==> job 3569: inputs <==
## IOTDF
module IOTDF( clk, rst, in_en, iot_in, fn_sel, busy, valid, iot_out);
input          clk;
input          rst;
input          in_en;
input  [7:0]   iot_in;
input  [2:0]   fn_sel;
output         busy;
output         valid;
output [127:0] iot_out;
localparam DES_ENCRYPT = 3'b001;
localparam DES_DECRYPT = 3'b010;
localparam CRC_GEN     = 3'b011;
localparam SORT        = 3'b100;
localparam IDLE    = 2'd0;
localparam LOAD    = 2'd1;
(* fsm_encoding = "auto" *) reg [1:0]   current_state, next_state;
reg [3:0]   load_cnt, load_cnt_next;
reg         load_sel, load_sel_next;
reg [127:0] data_buf0, data_buf0_next;
reg [127:0] data_buf1, data_buf1_next;
reg [1:0]   buffer_full, buffer_full_next;
reg         compute_sel, compute_sel_next;
reg         compute_active, compute_active_next;
reg         busy_reg, busy_reg_next;
reg [127:0] result_reg, result_reg_next;
reg         valid_reg, valid_reg_next;
reg         des_start_reg, des_start_reg_next;
reg         crc_sort_start_reg, crc_sort_start_reg_next;
reg         des_en_reg, des_en_reg_next;
reg         crc_sort_en_reg, crc_sort_en_reg_next;
(* synopsys_clock_gating = "true" *) wire enable;
function automatic [127:0] write_byte;
    input [127:0] word_in;
    input [3:0]  byte_idx;
    input [7:0]  byte_value;
    begin
        write_byte = word_in;
        case (byte_idx)
            4'd0:  write_byte[7:0]       = byte_value;
            4'd1:  write_byte[15:8]      = byte_value;
            4'd2:  write_byte[23:16]     = byte_value;
            4'd3:  write_byte[31:24]     = byte_value;
            4'd4:  write_byte[39:32]     = byte_value;
            4'd5:  write_byte[47:40]     = byte_value;
            4'd6:  write_byte[55:48]     = byte_value;
            4'd7:  write_byte[63:56]     = byte_value;
            4'd8:  write_byte[71:64]     = byte_value;
            4'd9:  write_byte[79:72]     = byte_value;
  ...
make LEC_CHECK=0 CAP_MARGIN=20 CORE_MARGIN=2 CORE_UTILIZATION=70 CTS_CLUSTER_DIAMETER=349 CTS_CLUSTER_SIZE=25 HOLD_SLACK_MARGIN=-0.08 MAX_ROUTING_LAYER=met4 PLACE_DENSITY=0.64 SLEW_MARGIN=20 finish   # period 2.08 ns
run.sh (not shown) runs the stock make flow with config.mk's settings and CLKGATE_MAP_FILE=.
==> job 1975 (differences from job 3569) <==
==> flow/config.mk (replaced) <==
export PLATFORM = sky130hd
export DESIGN_NAME = IOTDF
export DESIGN_NICKNAME = IOTDF
export VERILOG_FILES = /design/flow/design.v
export SDC_FILE = /design/flow/constraint.sdc
export NUM_CORES = 4
export LEC_CHECK = 0
export CAP_MARGIN = 20
export CORE_MARGIN = 2
export CORE_UTILIZATION = 64
export SLEW_MARGIN = 20
==> flow/constraint.sdc (replaced) <==
create_clock -name core_clock -period 3.74 [get_ports {clk}]
set_input_delay 0.7480 -clock core_clock [delete_from_list [all_inputs] [get_ports {clk}]]
set_output_delay 0.7480 -clock core_clock [all_outputs]
set_load 0.01 [all_outputs]
==> out/metrics.csv <==
stage;metric;value;unit
run_status;first-error;[ERROR DPL-0038] Utilization greater than 100%, impossible to legalize;
run_status;status;aborted with a tool error;
run_status;stop_stage;5_1_grt;
die;initCoreUtil;0.707;
clock_tree;cts_resized;719;
placement;hpwl;150000;µm
die;fp.coreArea;69900;µm²
die;die_h;270;µm
clock_tree;post_cts_buffers;74;
clock_tree;cts_made_buffers;40;
[end of results for job 3569]
==> out/metrics.csv <==
stage;metric;value;unit
run_status;status;no timing/DRC/antenna violations;
die;fp.coreArea;76200;µm²
power_and_ir_drop;clkPwrFrac;0.306;
clock_tree;cts_made_buffers;92;
clock_tree;clockBufferDepth;3;
placement;hpwl;129000;µm
clock_tree;cts_resized;0;
finish;nFillCells;5817;
die;die_h;282;µm
die;initCoreUtil;0.648;
[end of results for job 1975]

==> v33 <==
Starting RTL as in the previous note.
// IOTDF
module IOTDF( clk, rst, in_en, iot_in, fn_sel, busy, valid, iot_out);
==> flow/config.mk <==
export PLATFORM = sky130hd
export DESIGN_NAME = IOTDF
export DESIGN_NICKNAME = IOTDF
export VERILOG_FILES = /design/flow/design.v
export SDC_FILE = /design/flow/constraint.sdc
export NUM_CORES = 4
export LEC_CHECK = 0
export CAP_MARGIN = 20
export CORE_MARGIN = 2
export CORE_UTILIZATION = 70
export CTS_CLUSTER_DIAMETER = 28
export CTS_CLUSTER_SIZE = 24
export SETUP_SLACK_MARGIN = 0.62
export SLEW_MARGIN = 20
==> flow/constraint.sdc <==
create_clock -name core_clock -period 2.08 [get_ports {clk}]
set_input_delay 0.4160 -clock core_clock [delete_from_list [all_inputs] [get_ports {clk}]]
set_output_delay 0.4160 -clock core_clock [all_outputs]
set_load 0.01 [all_outputs]
==> v13 (differences from v33) <==
- CORE_UTILIZATION: 70 -> 59
- CTS_CLUSTER_DIAMETER: 28 -> default
- CTS_CLUSTER_SIZE: 24 -> 99
- SETUP_SLACK_MARGIN: 0.62 -> default
==> flow/constraint.sdc (replaced) <==
create_clock -name core_clock -period 4.88 [get_ports {clk}]
set_input_delay 0.9760 -clock core_clock [delete_from_list [all_inputs] [get_ports {clk}]]
set_output_delay 0.9760 -clock core_clock [all_outputs]
set_load 0.01 [all_outputs]
==> writeup.txt <==
The flow ran to the end and the layout has no timing, DRC or antenna violations. The initial core utilization was 59.3%; the placed instance count was 6502. With the core box area at 83300 µm², the die boundary width is 293 µm.

The floorplan has 106 rows. From bottom edge to top edge, the die measures 293 µm. Summing all placed instances gives a cell area of 51700 µm².

The area enclosed by the die boundary came out at 86100 µm². The wire-length estimate of the detail-placed layout is 131 mm.
The numbers above come from v13.

==> writeup.txt <==
Before placement the cells fill 70.7% of the core. The run stopped with a tool error. The floorplan die height is 270 µm. The first error in the log reads "[ERROR DPL-0038] Utilization greater than 100%, impossible to legalize". The post-placement cell area is 60600 µm². It got as far as 4_1_cts and failed there. The overall die size recorded for this design is 72700 µm². In the placement report, post-DP HPWL is listed as 150 mm. From left edge to right edge, the die measures 270 µm.

For the number of cell rows, the log shows 97.
The numbers above come from v33.


==> inputs of 05-04 <==
Starting RTL as in the previous note.
Design IOTDF, start of the top module:
module IOTDF( clk, rst, in_en, iot_in, fn_sel, busy, valid, iot_out);
input          clk;
input          rst;
input          in_en;
input  [7:0]   iot_in;
input  [2:0]   fn_sel;
output         busy;
output         valid;
output [127:0] iot_out;
localparam DES_ENCRYPT = 3'b001;
localparam DES_DECRYPT = 3'b010;
localparam CRC_GEN     = 3'b011;
localparam SORT        = 3'b100;
localparam IDLE    = 2'd0;
localparam LOAD    = 2'd1;
(* fsm_encoding = "auto" *) reg [1:0]   current_state, next_state;
reg [3:0]   load_cnt, load_cnt_next;
reg         load_sel, load_sel_next;
reg [127:0] data_buf0, data_buf0_next;
reg [127:0] data_buf1, data_buf1_next;
reg [1:0]   buffer_full, buffer_full_next;
reg         compute_sel, compute_sel_next;
reg         compute_active, compute_active_next;
reg         busy_reg, busy_reg_next;
reg [127:0] result_reg, result_reg_next;
reg         valid_reg, valid_reg_next;
reg         des_start_reg, des_start_reg_next;
reg         crc_sort_start_reg, crc_sort_start_reg_next;
reg         des_en_reg, des_en_reg_next;
reg         crc_sort_en_reg, crc_sort_en_reg_next;
(* synopsys_clock_gating = "true" *) wire enable;
function automatic [127:0] write_byte;
    input [127:0] word_in;
    input [3:0]  byte_idx;
    input [7:0]  byte_value;
    begin
        write_byte = word_in;
        case (byte_idx)
            4'd0:  write_byte[7:0]       = byte_value;
            4'd1:  write_byte[15:8]      = byte_value;
            4'd2:  write_byte[23:16]     = byte_value;
            4'd3:  write_byte[31:24]     = byte_value;
            4'd4:  write_byte[39:32]     = byte_value;
            4'd5:  write_byte[47:40]     = byte_value;
            4'd6:  write_byte[55:48]     = byte_value;
            4'd7:  write_byte[63:56]     = byte_value;
            4'd8:  write_byte[71:64]     = byte_value;
            4'd9:  write_byte[79:72]     = byte_value;
  ...
export LEC_CHECK = 0
export CAP_MARGIN = 20
export CORE_MARGIN = 2
export CORE_UTILIZATION = 70
export CTS_CLUSTER_DIAMETER = 349
export CTS_CLUSTER_SIZE = 25
export HOLD_SLACK_MARGIN = -0.05
export MAX_ROUTING_LAYER = met4
export PLACE_DENSITY = 0.64
export SETUP_SLACK_MARGIN = 0.73
export SLEW_MARGIN = 20
create_clock -name core_clock -period 2.57 [get_ports {clk}]
==> 03-23: changes against 05-04 <==
==> flow/config.mk (replaced) <==
export PLATFORM = sky130hd
export DESIGN_NAME = IOTDF
export DESIGN_NICKNAME = IOTDF
export VERILOG_FILES = /design/flow/design.v
export SDC_FILE = /design/flow/constraint.sdc
export NUM_CORES = 4
export LEC_CHECK = 0
export CAP_MARGIN = 15
export CORE_MARGIN = 2
export CORE_UTILIZATION = 45
export SLEW_MARGIN = 20
==> flow/constraint.sdc (replaced) <==
create_clock -name core_clock -period 5.0 [get_ports {clk}]
set_input_delay 1.0000 -clock core_clock [delete_from_list [all_inputs] [get_ports {clk}]]
set_output_delay 1.0000 -clock core_clock [all_outputs]
set_load 0.01 [all_outputs]
==> 07-13: changes against 05-04 <==
==> flow/config.mk (replaced) <==
export PLATFORM = sky130hd
export DESIGN_NAME = IOTDF
export DESIGN_NICKNAME = IOTDF
export VERILOG_FILES = /design/flow/design.v
export SDC_FILE = /design/flow/constraint.sdc
export NUM_CORES = 4
export LEC_CHECK = 0
export ABC_AREA = 1
export CAP_MARGIN = 20
export CORE_MARGIN = 4
export CORE_UTILIZATION = 58
export GPL_ROUTABILITY_DRIVEN = 0
export MAX_ROUTING_LAYER = met5
export MIN_ROUTING_LAYER = met1
export SETUP_SLACK_MARGIN = 0.08
export SLEW_MARGIN = 20
export TNS_END_PERCENT = 20
==> 10-22: changes against 05-04 <==
==> flow/config.mk (replaced) <==
export PLATFORM = sky130hd
export DESIGN_NAME = IOTDF
export DESIGN_NICKNAME = IOTDF
export VERILOG_FILES = /design/flow/design.v
export SDC_FILE = /design/flow/constraint.sdc
export NUM_CORES = 4
export LEC_CHECK = 0
export CAP_MARGIN = 20
export CORE_MARGIN = 2
export CORE_UTILIZATION = 70
export CTS_CLUSTER_DIAMETER = 313
export CTS_CLUSTER_SIZE = 24
export SLEW_MARGIN = 20
==> impl_metrics.yaml <==
# synthesis and place-and-route metrics
placement:
  place_hpwl_um: 133600
  place_ws_ns: 1.094
  post-place-cells: 6842
  placed_cell_area_um2: 52230
status:
  status: "no timing/DRC/antenna violations"
grt:
  met1_usage_pct: 47.33
  gr-total-overflow: 0
  grt.met2_usage_pct: 45.23
  use_met3_pct: 6.549
yosys:
  simple_gate_share_pct: 13.96
floorplan:
  die_w_um: 335.3
The numbers above come from 03-23.

==> impl_metrics.yaml <==
# synthesis and place-and-route metrics
placement:
  post-place-cells: 6933
status:
  status: "finished with violations"
  check-failures: "negative setup slack"
grt:
  met1_usage_pct: 67.20
sta:
  finalSetupViolCount: 3
  timing.final.ws_setup_ns: -0.05358
The numbers above come from 10-22.

==> impl_metrics.yaml <==
# physical design summary
placement:
  post-place-cells: 6933
  placed_cell_area_um2: 56750
  place_hpwl_um: 143500
  place_ws_ns: -0.3753
grt:
  grt.met2_usage_pct: 92.39
  met1_usage_pct: 79.83
  gr-total-overflow: 112
status:
  stop_stage: "5_1_grt"
  status: "stopped before the end"
  first-error: "[ERROR GRT-0232] Routing congestion too high. Check the congestion heatmap in the GUI."
floorplan:
  die_w_um: 269.6
The numbers above come from 05-04.

==> impl_metrics.yaml <==
# synthesis and place-and-route metrics
status:
  status: "no timing/DRC/antenna violations"
placement:
  post-place-cells: 8293
  placed_cell_area_um2: 56160
  place_hpwl_um: 152900
yosys:
  yosys_area_um2: 50910
  yosysWarningCount: 11
power_and_ir_drop:
  internal_power_mw: 34.62
  p_switching_mw: 26.71
  maxPowerGroup: "combinational logic"
grt:
  gr-total-overflow: 0
  grt.met2_usage_pct: 62.46
The numbers above come from 07-13.

